## the baseline
==> flow/design.v (excerpt) <==
module SequentialNonrestoringDivider128Bit(
    input [127:0] dividend_q,
    input [127:0] divisor_m,
    input clk,
	 input reset_n,
    output [127:0] quotient,
	 output [127:0] remainder,
	 output done
    );
	parameter [2:0] 	START = 3'b000,
							SHIFT = 3'b001,
							ACCUM = 3'b010,
							FIX_REMAINDER = 3'b011,
							DONE = 3'b100;
	reg [2:0] state;
	reg [7:0] count;
	reg [127:0] q_shift;
	reg [129:0] a_shift;
	reg add_sub_control;
	wire [129:0] add_sub_out;
	wire [7:0] count_plusone;
	EightBitAdder count_inc (
		.a(count),
		.b(8'b0),
		.carry_in(1'b1),
		.s(count_plusone),
		.carry_out()
		);
	wire add_sub_carry;
	AddSubCLA129Bits add_sub (
		.a(a_shift[128:0]), 
		.b({1'b0, divisor_m}), 
		.add_sub(add_sub_control), 
		.s(add_sub_out[128:0]), 
		.carry_out(add_sub_carry)
		);
	assign add_sub_out[129] = a_shift[129] ^ add_sub_carry;
	always @(posedge clk or negedge reset_n)
	begin
		if (!reset_n) 
			state <= START;
		else
		begin
			case (state)
				START: 			begin
									q_shift <= dividend_q;
									a_shift <= 130'h0;
									add_sub_control <= 1;
									count <= 8'h00;
									state <= SHIFT;
									end
				SHIFT: 			begin
									count <= count + 1;
									{a_shift, q_shift} <= {a_shift[128:0], q_shift, 1'b0};
									state <= ACCUM;
									end
				ACCUM:			begin
									a_shift <= add_sub_out[129:0];
									if (add_sub_out[129])
										begin
  ...
Size: roughly 270 flip-flops, about 520 I/O pins.
clock: 3.54 ns
lec_check: 0
abc_area: 0
cap_margin: 0
core_margin: 2
core_utilization: 70
cts_cluster_diameter: 103
place_density: 0.35
slew_margin: 20
run.sh (not shown) runs the stock make flow with config.mk's settings and CLKGATE_MAP_FILE=.
FAIL the baseline @ clock tree synthesis: tool exited with error
What the candidate does differently from the baseline at the input level:
--- a/flow/config.mk
+++ b/flow/config.mk
@@ -7,8 +7,6 @@
 export LEC_CHECK = 0
-export ABC_AREA = 0
-export CAP_MARGIN = 0
+export CAP_MARGIN = 20
 export CORE_MARGIN = 2
-export CORE_UTILIZATION = 70
-export CTS_CLUSTER_DIAMETER = 103
-export PLACE_DENSITY = 0.35
+export CORE_UTILIZATION = 63
+export CTS_CLUSTER_SIZE = 57
 export SLEW_MARGIN = 20
==> flow/constraint.sdc <==
create_clock -name core_clock -period 4.46 [get_ports {clk}]
set_input_delay 0.8920 -clock core_clock [delete_from_list [all_inputs] [get_ports {clk}]]
set_output_delay 0.8920 -clock core_clock [all_outputs]
set_load 0.01 [all_outputs]
--- outcome ---
- Diff the baseline -> the candidate: standard cell core area rose 12%, chip width increased by 9.5 um relative to the old numbers, synthesized area held steady, starting density of the core lost 7.6 points.
- Every stage of the candidate finished as expected; the final checks, on the other hand, flagged negative setup slack, which means the layout fails.
- From the candidate to the baseline, AND-OR/OR-AND share of the synthesized area did not move at all.

* * *

harbor:
Starting RTL as in the previous note.
Settings: LEC_CHECK=0, ABC_AREA=1, CAP_MARGIN=20, CORE_MARGIN=2, CORE_UTILIZATION=72, CTS_CLUSTER_DIAMETER=94, CTS_CLUSTER_SIZE=85, PLACE_DENSITY=0.4, SETUP_SLACK_MARGIN=0.8, SLEW_MARGIN=20; clock period 3.27 ns.
Flow for harbor halted at clock tree synthesis (4_1_cts), error code DPL-0038.
#### Input delta (zinc over harbor)
- ABC_AREA no longer set, was 1
- CORE_UTILIZATION now 66, was 72
- PLACE_DENSITY no longer set, was 0.4
- SETUP_SLACK_MARGIN no longer set, was 0.8
- CTS_CLUSTER_SIZE no longer set, was 85
- CTS_CLUSTER_DIAMETER no longer set, was 94
- MAX_ROUTING_LAYER now met4, previously not set
- the clock period (ns, I/O delays scaled along) now 4.46, was 3.27
Notes after the runs:
- zinc never completed, since it errored out during global routing (5_1_grt).
- Fraction of synthesized cell area in xor and xnor cells (higher): zinc
- Die outline height, zinc and harbor: lower on harbor
- Per-instance average area after synthesis of zinc exceeds that of harbor by a few percent.
- Compared with harbor, zinc shows a lower synthesized area.
- Diff harbor -> zinc: yosys stat cell total has decreased; total instance count after detailed placement has decreased.
> inputs changed (zinc -> sierra)
- CELL_PAD_IN_SITES_DETAIL_PLACEMENT now 1, previously not set
- SLEW_MARGIN now 25, was 20
- CORE_UTILIZATION now 23, was 66
- the clock period (ns, I/O delays scaled along) now 5.5, was 4.46
==> results <==
In summary, sierra completed successfully, with a layout that passed the timing, design-rule and antenna checks.
sierra vs. zinc: area of placed instances went up by about 1.9%.
When sierra is measured against zinc, its number of clock buffers inserted by TritonCTS turns out 9 higher.
Changes observed in sierra relative to zinc: area of the chip increased by 180% relative to the old numbers, initial cell density of the core decreased by 44 points relative to the old numbers, final HPWL from detailed placement increased by about 14% relative to the old numbers.
[inputs] fjord vs sierra
- SLEW_MARGIN changed from 25 to 20
- CORE_UTILIZATION changed from 23 to 59
- MAX_ROUTING_LAYER removed (was met4)
- CELL_PAD_IN_SITES_DETAIL_PLACEMENT removed (was 1)
- the clock period (ns, I/O delays scaled along) changed from 5.5 to 3.54
Notes after the runs:
| fjord | all stages done | FAIL | negative setup slack |
In fjord relative to sierra, area of the die had gone down by more than half.
Combinational fraction of design power, sierra and fjord: smaller value in sierra
Non-clock buffer count for fjord: 40% up relative to sierra
Relative to sierra, the final antenna diode count of fjord is lower by 5.
Between sierra and fjord, final worst setup slack is lower for fjord, sierra comes in above that.
Run comparison: sierra worst setup path startpoint divisor_m[6]; fjord worst setup path startpoint add_sub_control
> inputs changed (fjord -> indigo)
- putting CTS_CLUSTER_SIZE at 33 where nothing was set
- putting MAX_ROUTING_LAYER at met4 where nothing was set
- swapping 59 for 70 in CORE_UTILIZATION
- swapping 3.54 for 4.46 in the clock period (ns, I/O delays scaled along)
Notes after the runs:
indigo got as far as clock tree synthesis (4_1_cts), where a tool error ended the run.
Compared with fjord, in indigo die boundary width went down by 8.0%; weighted congestion at the end of routability-driven global placement went down by about 1.7%; average cell area after synthesis was more or less identical.
Synthesized cell count: indigo vs fjord identical
Power figures rest on the tool's default switching activity, not on a simulated workload.
